11-19:
Design non_restoring_divider, start of the top module:
module non_restoring_divider #(
    parameter DATA_WIDTH = 32
) (
    input  logic                    clk_i,
    input  logic                    clk_en_i,
    input  logic                    rst_n_i,
    input  logic [DATA_WIDTH - 1:0] dividend_i,
    input  logic [DATA_WIDTH - 1:0] divisor_i,
    input  logic                    data_valid_i,
    output logic [DATA_WIDTH - 1:0] quotient_o,
    output logic [DATA_WIDTH - 1:0] remainder_o,
    output logic                    divide_by_zero_o,
    output logic                    data_valid_o,
    output logic                    idle_o
);
Size: roughly 930 cells after synthesis, roughly 110 flip-flops, ~140 I/O pins, roughly 0.0087 mm² of cells after synthesis.
==> flow/config.mk <==
export PLATFORM = sky130hd
export DESIGN_NAME = non_restoring_divider
export DESIGN_NICKNAME = non_restoring_divider
export VERILOG_FILES = /design/flow/design.v
export SDC_FILE = /design/flow/constraint.sdc
export NUM_CORES = 4
export LEC_CHECK = 0
export CAP_MARGIN = 20
export CELL_PAD_IN_SITES_GLOBAL_PLACEMENT = 2
export CORE_ASPECT_RATIO = 0.5
export CORE_MARGIN = 2
export CORE_UTILIZATION = 40
export CTS_CLUSTER_DIAMETER = 275
export CTS_CLUSTER_SIZE = 97
export GPL_ROUTABILITY_DRIVEN = 0
export SETUP_SLACK_MARGIN = -0.11
export SLEW_MARGIN = 20
export TNS_END_PERCENT = 15
==> flow/constraint.sdc <==
create_clock -name core_clock -period 6.0 [get_ports {clk_i}]
set_input_delay 1.2000 -clock core_clock [delete_from_list [all_inputs] [get_ports {clk_i}]]
set_output_delay 1.2000 -clock core_clock [all_outputs]
set_load 0.01 [all_outputs]
run.sh (not shown) runs the stock make flow with config.mk's settings and CLKGATE_MAP_FILE=.
11-19 | stages: all done | timing, DRC, antenna: all pass
[inputs] 08-04 vs 11-19
# 11-19
export LEC_CHECK = 0
export CAP_MARGIN = 20
export CELL_PAD_IN_SITES_GLOBAL_PLACEMENT = 2
export CORE_ASPECT_RATIO = 0.5
export CORE_MARGIN = 2
export CORE_UTILIZATION = 40
export CTS_CLUSTER_DIAMETER = 275
export CTS_CLUSTER_SIZE = 97
export GPL_ROUTABILITY_DRIVEN = 0
export SETUP_SLACK_MARGIN = -0.11
export SLEW_MARGIN = 20
export TNS_END_PERCENT = 15
create_clock -name core_clock -period 6.0 [get_ports {clk_i}]
# 08-04
export LEC_CHECK = 0
export CAP_MARGIN = 20
export CELL_PAD_IN_SITES_DETAIL_PLACEMENT = 2
export CORE_MARGIN = 2
export CORE_UTILIZATION = 64
export SLEW_MARGIN = 20
create_clock -name core_clock -period 6.0 [get_ports {clk_i}]
Notes after the runs:
- 08-04: DPL-0033 in 3_5_place_dp -> run aborted
- Placeable core area went down by more than a quarter going from 11-19 to 08-04.
- When 08-04 is measured against 11-19, its number of core rows turns out 4 higher.
- 11-19 -> 08-04: summed standard-cell area reported by yosys delta 0, exact match
- Area after synthesis came out exactly the same in 08-04 and 11-19.
- The die used by 08-04 is smaller than the one used by 11-19.
- Between 11-19 and 08-04, the flow reports width of the chip decreasing by more than a quarter.


== exp/ember ==
The RTL this note starts from:
==> flow/design.v <==
module non_restoring_divider #(
    parameter DATA_WIDTH = 32
) (
    input  logic                    clk_i,
    input  logic                    clk_en_i,
    input  logic                    rst_n_i,
    input  logic [DATA_WIDTH - 1:0] dividend_i,
    input  logic [DATA_WIDTH - 1:0] divisor_i,
    input  logic                    data_valid_i,
    output logic [DATA_WIDTH - 1:0] quotient_o,
    output logic [DATA_WIDTH - 1:0] remainder_o,
    output logic                    divide_by_zero_o,
    output logic                    data_valid_o,
    output logic                    idle_o
);
    localparam COUNTER_WIDTH = $clog2(DATA_WIDTH);
    typedef enum logic [1:0] {IDLE, DIVIDE, RESTORE} fsm_state_t;
    typedef struct packed {
        logic                    rem_sign;
        logic [DATA_WIDTH - 1:0] remainder;
        logic [DATA_WIDTH - 1:0] quotient;
    } result_t;
    fsm_state_t state_CRT, state_NXT;
        always_ff @(posedge clk_i) begin : state_register
            if (!rst_n_i) begin
                state_CRT <= IDLE;
            end else if (clk_en_i) begin
                state_CRT <= state_NXT;
            end
        end : state_register
    result_t partial_CRT, partial_NXT;
    logic [DATA_WIDTH - 1:0] divisor_CRT, divisor_NXT;
        always_ff @(posedge clk_i) begin : datapath_register
            if (clk_en_i) begin
                partial_CRT <= partial_NXT;
                divisor_CRT <= divisor_NXT;
            end
        end : datapath_register
    logic [COUNTER_WIDTH - 1:0] iter_count_CRT, iter_count_NXT;
        always_ff @(posedge clk_i) begin : counter 
            if (clk_en_i) begin
                iter_count_CRT <= iter_count_NXT;
            end
        end : counter 
    logic divide_by_zero_CRT, divide_by_zero_NXT;
        always_ff @(posedge clk_i) begin : status_register
            if (!rst_n_i) begin
                divide_by_zero_CRT <= 1'b0;
            end else if (clk_en_i) begin
                divide_by_zero_CRT <= divide_by_zero_NXT;
            end
        end : status_register
    result_t pair_shifted;
        always_comb begin : fsm_logic 
            divide_by_zero_NXT = divide_by_zero_CRT;
            iter_count_NXT = iter_count_CRT;
            partial_NXT = partial_CRT;
            divisor_NXT = divisor_CRT;
            state_NXT = state_CRT;
            pair_shifted = 'b0;
            remainder_o = partial_CRT.remainder;
            data_valid_o = 1'b0;
            idle_o = 1'b0;
            case (state_CRT) 
                IDLE: begin 
                    if (data_valid_i) begin
                        state_NXT = DIVIDE;
                    end
                    divide_by_zero_NXT = (divisor_i == '0);
                    partial_NXT.rem_sign = 1'b0;
                    partial_NXT.quotient = dividend_i;
                    partial_NXT.remainder = '0;
                    divisor_NXT = divisor_i;
                    iter_count_NXT = '0;
                    idle_o = 1'b1;
                end
                DIVIDE: begin
                    state_NXT = (iter_count_CRT == (DATA_WIDTH - 1)) ? RESTORE : state_CRT;
                    iter_count_NXT = iter_count_CRT + 1;
                    pair_shifted = partial_CRT << 1; 
                    if (partial_CRT.rem_sign) begin
                        {partial_NXT.rem_sign, partial_NXT.remainder} = {pair_shifted.rem_sign, pair_shifted.remainder} + divisor_CRT;
                    end else begin
                        {partial_NXT.rem_sign, partial_NXT.remainder} = {pair_shifted.rem_sign, pair_shifted.remainder} - divisor_CRT;
                    end
                    partial_NXT.quotient = {pair_shifted.quotient[DATA_WIDTH - 1:1], !partial_NXT.rem_sign};
                end
                RESTORE: begin
                    state_NXT = IDLE;
                    data_valid_o = 1'b1;
                    idle_o = 1'b0;
                    if (partial_CRT.rem_sign) begin
                        {partial_NXT.rem_sign, partial_NXT.remainder} = {partial_CRT.rem_sign, partial_CRT.remainder} + divisor_CRT;
                    end
                    remainder_o = partial_NXT.remainder;
                end
            endcase
        end : fsm_logic
    assign quotient_o = partial_CRT.quotient;
    assign divide_by_zero_o = divide_by_zero_CRT;
endmodule
Settings: LEC_CHECK=0, ABC_AREA=1, CAP_MARGIN=20, CORE_ASPECT_RATIO=1.37, CORE_MARGIN=2, CORE_UTILIZATION=71, CTS_CLUSTER_DIAMETER=332, CTS_CLUSTER_SIZE=96, SLEW_MARGIN=20; clock period 3.79 ns.
exp/ember is listed as incomplete: the tool reported an error in global routing and the run ended there.
### exp/ember -> exp/garnet
Settings: removing ABC_AREA (formerly 1); removing CORE_ASPECT_RATIO (formerly 1.37); removing CTS_CLUSTER_SIZE (formerly 96); removing CTS_CLUSTER_DIAMETER (formerly 332); changing CORE_UTILIZATION from 71 to 40; changing the clock period (ns, I/O delays scaled along) from 3.79 to 5.24.
--- outcome ---
Status | exp/ember and exp/garnet | clean except exp/ember
The flow ended early for exp/ember: it failed with a tool error in global routing.
Against exp/ember, post-synth design cell area in exp/garnet came out better.
From exp/ember to exp/garnet the numbers moved as follows: number of placed instances, taps included now sits lower; synthesized cell count went down by about 44%; worst setup slack before clock tree synthesis moved up; number of library cell types mapped by synthesis grew by 46%; simple-gate area share of the yosys netlist fell 23 points.
Die area up about 43% in exp/garnet wrt exp/ember
Here is what was changed in the inputs of exp/amber compared with exp/garnet.
Settings: TNS_END_PERCENT: unset -> 15; CORE_ASPECT_RATIO: unset -> 0.5; CTS_CLUSTER_SIZE: unset -> 97; CTS_CLUSTER_DIAMETER: unset -> 275; the clock period (ns, I/O delays scaled along): 5.24 -> 6.0.
Notes after the runs:
- exp/amber: done, clean on timing, DRC and antenna
- exp/amber: number of iterations in the first detailed-routing pass 3 below exp/garnet
- exp/garnet → exp/amber: delay of the slowest cell on the worst path roughly the same, final non-filler cell total increased by 19 relative to the old numbers.
- From exp/garnet to exp/amber the numbers moved as follows: overall fraction of global-route tracks in use held, total internal power went down about 14%.
- exp/garnet → exp/amber: first-iteration DRC count went down about 12%; layout buffer count excluding clock buffers went down 5.
- Summed standard-cell area reported by yosys across exp/amber and exp/garnet: no real change.


## build 61
// non_restoring_divider: RTL as listed in full above, without the edits since
Settings: LEC_CHECK=0, CAP_MARGIN=0, CELL_PAD_IN_SITES_DETAIL_PLACEMENT=0, CELL_PAD_IN_SITES_GLOBAL_PLACEMENT=1, CORE_ASPECT_RATIO=0.5, CORE_MARGIN=2, CORE_UTILIZATION=56, CTS_CLUSTER_DIAMETER=356, CTS_CLUSTER_SIZE=98, GPL_ROUTABILITY_DRIVEN=0, GPL_TIMING_DRIVEN=1, PLACE_DENSITY=0.36, SETUP_SLACK_MARGIN=-0.63, SLEW_MARGIN=20, TNS_END_PERCENT=10; clock period 6.55 ns.
Modified inputs, build 71 compared to build 61
Settings: CAP_MARGIN changed from 0 to 20; TNS_END_PERCENT removed (was 10); SETUP_SLACK_MARGIN removed (was -0.63); CORE_ASPECT_RATIO removed (was 0.5); CTS_CLUSTER_SIZE removed (was 98); GPL_ROUTABILITY_DRIVEN removed (was 0); CTS_CLUSTER_DIAMETER removed (was 356); PLACE_DENSITY removed (was 0.36); CELL_PAD_IN_SITES_GLOBAL_PLACEMENT removed (was 1); CORE_UTILIZATION changed from 56 to 58; CELL_PAD_IN_SITES_DETAIL_PLACEMENT removed (was 0); GPL_TIMING_DRIVEN removed (was 1); the clock period (ns, I/O delays scaled along) changed from 6.55 to 3.82.
The flow for build 71 finished, though final verification flagged setup timing.
What build 61 reported for vias after detailed routing has to be multiplied by 1.3 to get the figure for build 71.
As far as adder and majority gate portion of the synthesized area goes, build 61 and build 71 are indistinguishable; the numbers are identical.
| wire length of the first global-routing pass | build 71 vs build 61 | worse |
Per the comparison of build 71 with build 61, number of endpoints failing setup at the final stage +26; wire length +11,000 um.
Compared to build 61, build 71 has cell area 27% higher.
Between build 61 and build 71, the worst hold margin is higher for build 71.
Build 71 packs its core tighter than build 61.
Note that the logic area recorded for build 61 amounts to 0.834 times the value seen in build 71.
--- input diff build 71..build 22 ---
Settings: SETUP_SLACK_MARGIN newly set to 1.3; TNS_END_PERCENT newly set to 10; CORE_UTILIZATION changed from 58 to 62; the clock period (ns, I/O delays scaled along) changed from 3.82 to 4.58.
Results
Summary of build 22 and build 71: one run falls short of a clean finish, namely build 71. The flow completed for build 71, but it is not clean: the layout still shows setup timing. On sequential cell area, build 22 and build 71 are basically level. In build 22, share of final layout cell area taken by non-clock buffers is lower than in build 71. Build 22 against build 71: cell area after placement lower; net switching power moved down; initial cell density of the core +3.5 points; summed area of non-filler cells in the final layout lower; final setup TNS now sits higher. The non-clock buffer instance count of the final layout of build 22 is lower than that of build 71.
diff inputs: build 22 => build 59
Settings: TNS_END_PERCENT removed (was 10); CORE_UTILIZATION changed from 62 to 58; SETUP_SLACK_MARGIN removed (was 1.3); the clock period (ns, I/O delays scaled along) changed from 4.58 to 5.24.
## What came out
- Between build 59 and build 22, it is build 59 whose global-route wire length before repair is higher, by about 1.2%.
- Delta(share of final layout cell area taken by non-clock buffers, build 59 - build 22) < 0
- On build 59: number of vias per cell after detailed routing is about 0.9% lower than what build 22 gave.
- Layout net count ends up higher on build 22.
- Via total after detailed routing went down by a few percent going from build 22 to build 59.
Power and IR drop assume default switching activity.
